== job 233 ==
==> flow/design.v (excerpt) <==
module Cfu (
    input               cmd_valid,
    output              cmd_ready,
    input      [9:0]    cmd_payload_function_id,
    input      [31:0]   cmd_payload_inputs_0,
    input      [31:0]   cmd_payload_inputs_1,
    output reg          rsp_valid,
    input               rsp_ready,
    output reg [31:0]   rsp_payload_outputs_0,
    input               reset,
    input               clk
);
    reg signed [31:0] InputOffset, FilterOffset;
    reg signed [31:0] accumulator;  
    reg signed [31:0] acc0, acc1, acc2, acc3;
    reg [31:0] global_input;
    wire [31:0] simd_input = (cmd_payload_function_id[9:3] == 7'd0) ? cmd_payload_inputs_0 : global_input;
    wire [31:0] simd_filter = (cmd_payload_function_id[9:3] == 7'd0) ? cmd_payload_inputs_1 : cmd_payload_inputs_0;
    wire signed [31:0] prod_0, prod_1, prod_2, prod_3;
    assign prod_0 = ($signed(simd_input[7 : 0]) + InputOffset) * ($signed(simd_filter[7 : 0]) + FilterOffset);
    assign prod_1 = ($signed(simd_input[15: 8]) + InputOffset) * ($signed(simd_filter[15: 8]) + FilterOffset);
    assign prod_2 = ($signed(simd_input[23:16]) + InputOffset) * ($signed(simd_filter[23:16]) + FilterOffset);
    assign prod_3 = ($signed(simd_input[31:24]) + InputOffset) * ($signed(simd_filter[31:24]) + FilterOffset);
    wire signed [31:0] sum_prods;
    assign sum_prods = prod_0 + prod_1 + prod_2 + prod_3;
    assign cmd_ready = ~rsp_valid;
    always @(posedge clk) begin
        if (reset) begin
            rsp_payload_outputs_0 <= 32'b0;
            rsp_valid <= 1'b0;
            InputOffset <= 32'd0;
            FilterOffset <= 32'd0;
  ...
Size in the first run: about 290 flip-flops, ~110 I/O pins, about 100,000 µm² of cells after synthesis.
make LEC_CHECK=0 ABC_AREA=1 CAP_MARGIN=20 CORE_ASPECT_RATIO=0.5 CORE_MARGIN=2 CORE_UTILIZATION=72 CTS_CLUSTER_SIZE=10 PLACE_DENSITY=0.37 SLEW_MARGIN=20 TNS_END_PERCENT=5 finish   # period 5.89 ns
run.sh (not shown) runs the stock make flow with config.mk's settings and CLKGATE_MAP_FILE=.
The log for job 233 ends in global routing with error GRT-0116, so the run never completed.
#### Input delta (job 7174 over job 233)
==> flow/config.mk <==
export PLATFORM = sky130hd
export DESIGN_NAME = Cfu
export DESIGN_NICKNAME = Cfu
export VERILOG_FILES = /design/flow/design.v
export SDC_FILE = /design/flow/constraint.sdc
export NUM_CORES = 4
export LEC_CHECK = 0
export CAP_MARGIN = 20
export CORE_MARGIN = 2
export CORE_UTILIZATION = 72
export CTS_CLUSTER_SIZE = 99
export SLEW_MARGIN = 20
==> flow/constraint.sdc <==
create_clock -name core_clock -period 15.6 [get_ports {clk}]
set_input_delay 3.1200 -clock core_clock [delete_from_list [all_inputs] [get_ports {clk}]]
set_output_delay 3.1200 -clock core_clock [all_outputs]
set_load 0.01 [all_outputs]
- Clock buffer count from CTS | job 7174 below job 233
- Job 7174 — chip area line of the yosys report 4500 µm² lower, job 233 as reference
- Measured against job 7174, the die extent in x of job 233 comes out at 1.4 times the reference value.
- Across job 233 and job 7174, no clean finish was achieved.
- Job 233 did not finish: a tool error stopped it during global routing.
- For job 7174, the flow was terminated by a tool error in global routing and produced no final design.
## Diff of input files: job 7323 against job 7174
-- flow/config.mk --
<<< job 7174, line 8
export CAP_MARGIN = 20
export CORE_MARGIN = 2
export CORE_UTILIZATION = 72
export CTS_CLUSTER_SIZE = 99
export SLEW_MARGIN = 20
>>> job 7323, line 8
export CAP_MARGIN = 20
export CORE_MARGIN = 2
export CORE_UTILIZATION = 66
export SLEW_MARGIN = 20
Complete run, failing final checks: job 7323, reason setup timing.
Diff job 7323..job 7174 | synthesized area per cell | unchanged
Per the comparison of job 7323 with job 7174, placed wire-length estimate essentially unchanged, die size increased 12,000 µm².
Changes in job 4403 relative to job 7323:
-- flow/config.mk --
<<< job 7323, line 6
export NUM_CORES = 4
export LEC_CHECK = 0
export CAP_MARGIN = 20
export CORE_MARGIN = 2
export CORE_UTILIZATION = 66
export SLEW_MARGIN = 20
>>> job 4403, line 6
export NUM_CORES = 4
export LEC_CHECK = 0
export ABC_AREA = 1
export CAP_MARGIN = 20
export CORE_MARGIN = 2
export CORE_UTILIZATION = 72
export CTS_CLUSTER_SIZE = 99
export SLEW_MARGIN = 20
==> flow/constraint.sdc <==
create_clock -name core_clock -period 7.8 [get_ports {clk}]
set_input_delay 1.5600 -clock core_clock [delete_from_list [all_inputs] [get_ports {clk}]]
set_output_delay 1.5600 -clock core_clock [all_outputs]
set_load 0.01 [all_outputs]
[summary]
- The flow ended early for job 4403: it failed with a tool error in global routing.
- Synthesized area: job 4403 vs job 7323 up 4500 µm²
- Compared to job 7323, job 4403 was floorplanned on a smaller die.
- Between job 4403 and job 7323, the post-synthesis sequential area ratio is lower for job 4403.
- HPWL after detailed placement (higher): job 4403
- Job 4403 vs job 7323, die span in x went down by about 2%.
- Post-CTS repair timing setup buffer count (job 4403 / job 7323): 1.8

========
## job 7109
Starting RTL as in the previous note.
==> flow/config.mk <==
export PLATFORM = sky130hd
export DESIGN_NAME = Cfu
export DESIGN_NICKNAME = Cfu
export VERILOG_FILES = /design/flow/design.v
export SDC_FILE = /design/flow/constraint.sdc
export NUM_CORES = 4
export LEC_CHECK = 0
export ABC_AREA = 1
export CAP_MARGIN = 20
export CELL_PAD_IN_SITES_DETAIL_PLACEMENT = 1
export CELL_PAD_IN_SITES_GLOBAL_PLACEMENT = 2
export CORE_ASPECT_RATIO = 0.63
export CORE_MARGIN = 10
export CORE_UTILIZATION = 29
export CTS_CLUSTER_SIZE = 11
export GPL_ROUTABILITY_DRIVEN = 0
export GPL_TIMING_DRIVEN = 0
export HOLD_SLACK_MARGIN = 0.09
export MAX_ROUTING_LAYER = met4
export MIN_ROUTING_LAYER = met2
export PLACE_DENSITY_LB_ADDON = 0.18
export SETUP_SLACK_MARGIN = 4.05
export SLEW_MARGIN = 25
==> flow/constraint.sdc <==
create_clock -name core_clock -period 20.0 [get_ports {clk}]
set_input_delay 4.0000 -clock core_clock [delete_from_list [all_inputs] [get_ports {clk}]]
set_output_delay 4.0000 -clock core_clock [all_outputs]
set_load 0.01 [all_outputs]
What ended job 7109 was a tool error in 5_1_grt; the run never finished.
[inputs] job 7399 vs job 7109
- removing MAX_ROUTING_LAYER (formerly met4)
- removing GPL_ROUTABILITY_DRIVEN (formerly 0)
- changing CORE_UTILIZATION from 29 to 72
- removing SETUP_SLACK_MARGIN (formerly 4.05)
- removing CORE_ASPECT_RATIO (formerly 0.63)
- removing CELL_PAD_IN_SITES_DETAIL_PLACEMENT (formerly 1)
- changing CORE_MARGIN from 10 to 2
- changing SLEW_MARGIN from 25 to 20
- removing CELL_PAD_IN_SITES_GLOBAL_PLACEMENT (formerly 2)
- setting TNS_END_PERCENT to 5 for the first time
- removing HOLD_SLACK_MARGIN (formerly 0.09)
- setting PLACE_DENSITY to 0.37 for the first time
- removing PLACE_DENSITY_LB_ADDON (formerly 0.18)
- removing MIN_ROUTING_LAYER (formerly met2)
- removing GPL_TIMING_DRIVEN (formerly 0)
- changing the clock period (ns, I/O delays scaled along) from 20.0 to 8.04
==> comparison <==
- The log for job 7399 ends in 5_1_grt with error GRT-0116, so the run never completed.
- Number of cell instances after yosys synthesis came out exactly the same in job 7109 and job 7399.
- | deepest level of the CTS H-tree | higher: job 7399 |
- Comparing job 7399 against job 7109, there is no change at all in synthesized cell count.
- Summary — placed wire-length estimate, job 7399 relative to job 7109: lower, by 18%.
- Adder-cell area share of the yosys netlist essentially unchanged between job 7399 and job 7109.
- Relative to job 7109, number of cells after detailed placement decreased by about 3.3% in job 7399.
- Between job 7109 and job 7399, the sequential-to-total area share from yosys stat does not differ in any meaningful way.
- Of job 7109 and job 7399, job 7109 shows the higher vertical die dimension, with job 7399 below it.
[inputs] job 5848 vs job 7399
- ABC_AREA removed (was 1)
- CORE_UTILIZATION changed from 72 to 23
- HOLD_SLACK_MARGIN newly set to -0.07
- PLACE_DENSITY removed (was 0.37)
- MAX_ROUTING_LAYER newly set to met4
- CAP_MARGIN changed from 20 to 25
- TNS_END_PERCENT changed from 5 to 50
- the clock period (ns, I/O delays scaled along) changed from 8.04 to 20.0
--- outcome ---
In summary, job 5848 completed successfully, with a layout that passed the timing, design-rule and antenna checks. Of job 7399 and job 5848, the run reporting the higher yosys synthesis chip area was job 7399. Adder-cell share of the synthesized area on job 5848 is up relative to job 7399. Compared job 5848 against job 7399; count of input and output buffers within noise. The effective utilization at floorplan reported for job 5848 is smaller than that of job 7399 by 50 points. Comparing the two runs side by side, job 5848 comes out ahead of job 7399 on area after synthesis. NOTE cell count after placement job 7399->job 5848 decreased by a few percent. NOTE number of instances in the synthesized netlist job 7399->job 5848 decreased by more than 10%.
--- input diff job 5848..job 8907 ---
- a deleted HOLD_SLACK_MARGIN that had been -0.07
- a deleted TNS_END_PERCENT that had been 50
- a change of CAP_MARGIN from 25 to 20
- an added SETUP_SLACK_MARGIN of -1.75
- a change of CORE_MARGIN from 2 to 10
- a change of CORE_UTILIZATION from 23 to 40
- an added ABC_AREA of 1
- an added CELL_PAD_IN_SITES_GLOBAL_PLACEMENT of 2
- an added CELL_PAD_IN_SITES_DETAIL_PLACEMENT of 2
- an added GPL_TIMING_DRIVEN of 0
- an added MIN_ROUTING_LAYER of met2
Notes after the runs:
Job 8907 vs job 5848 — number of standard cells reported by yosys rose 2,415.
Compare job 8907 and job 5848 | count of unique library cells instantiated by Yosys lower: job 8907
Job 5848 was carried through to the last stage, and its layout satisfied the timing, design-rule and antenna checks.
Seen in the log of job 8907: GRT-0116 during 5_1_grt, after which the run never completed.
NOTE: number of instances in the placed design in job 8907 exceeds that of job 5848
Compared with job 5848, job 8907 shows a lower die area.
The higher area after synthesis of job 8907 and job 5848 is in job 8907.
Job 8907: fraction of the mapped netlist area in simple logic gates higher than job 5848
Here is what was changed in the inputs of job 7763 compared with job 8907.
- CORE_UTILIZATION now 46, was 40
- SETUP_SLACK_MARGIN now -0.0, was -1.75
- CTS_CLUSTER_SIZE now 25, was 11
- PLACE_DENSITY now 0.79, previously not set
- CORE_MARGIN now 2, was 10
- CAP_MARGIN now 30, was 20
- CELL_PAD_IN_SITES_DETAIL_PLACEMENT now 0, was 2
- the clock period (ns, I/O delays scaled along) now 16.3, was 20.0
[summary]
Job 7763 never completed, since it errored out during 5_1_grt. Compared with job 8907, job 7763 shows die extent in y that has gone down by a little under 10%. Post-synthesis cell count from yosys came out exactly the same in job 7763 and job 8907. When the final numbers for job 7763 and job 8907 were put side by side, the total CTS buffers turned out to be greater in job 8907.
--- input diff job 7763..job 3007 ---
- GPL_TIMING_DRIVEN removed (was 0)
- CAP_MARGIN changed from 30 to 20
- SETUP_SLACK_MARGIN removed (was -0.0)
- MAX_ROUTING_LAYER removed (was met4)
- ABC_AREA removed (was 1)
- PLACE_DENSITY removed (was 0.79)
- CORE_UTILIZATION changed from 46 to 57
- CELL_PAD_IN_SITES_GLOBAL_PLACEMENT removed (was 2)
- CELL_PAD_IN_SITES_DETAIL_PLACEMENT removed (was 0)
- MIN_ROUTING_LAYER removed (was met2)
- CTS_CLUSTER_SIZE removed (was 25)
- the clock period (ns, I/O delays scaled along) changed from 16.3 to 11.1
### Flow results
Summary of job 3007 over job 7763: number of rows in the core area moved down; total of cells resized after clock tree synthesis fell 346. Going from job 7763 to job 3007, number of flip-flops and latches in the synthesized netlist held steady; cell area after synthesis shrank by 4.5%; yosys-reported design area after synthesis shrank by 4.5%; count of port buffers added during placement grew by 0.93%. Compared with job 7763, in job 3007 worst slack after detailed placement lost 1.85 ns, placeable core region shows a reduction of about 23%. In job 3007 the implementation ran to completion but is not tape-out ready, as the final checks report negative setup slack.
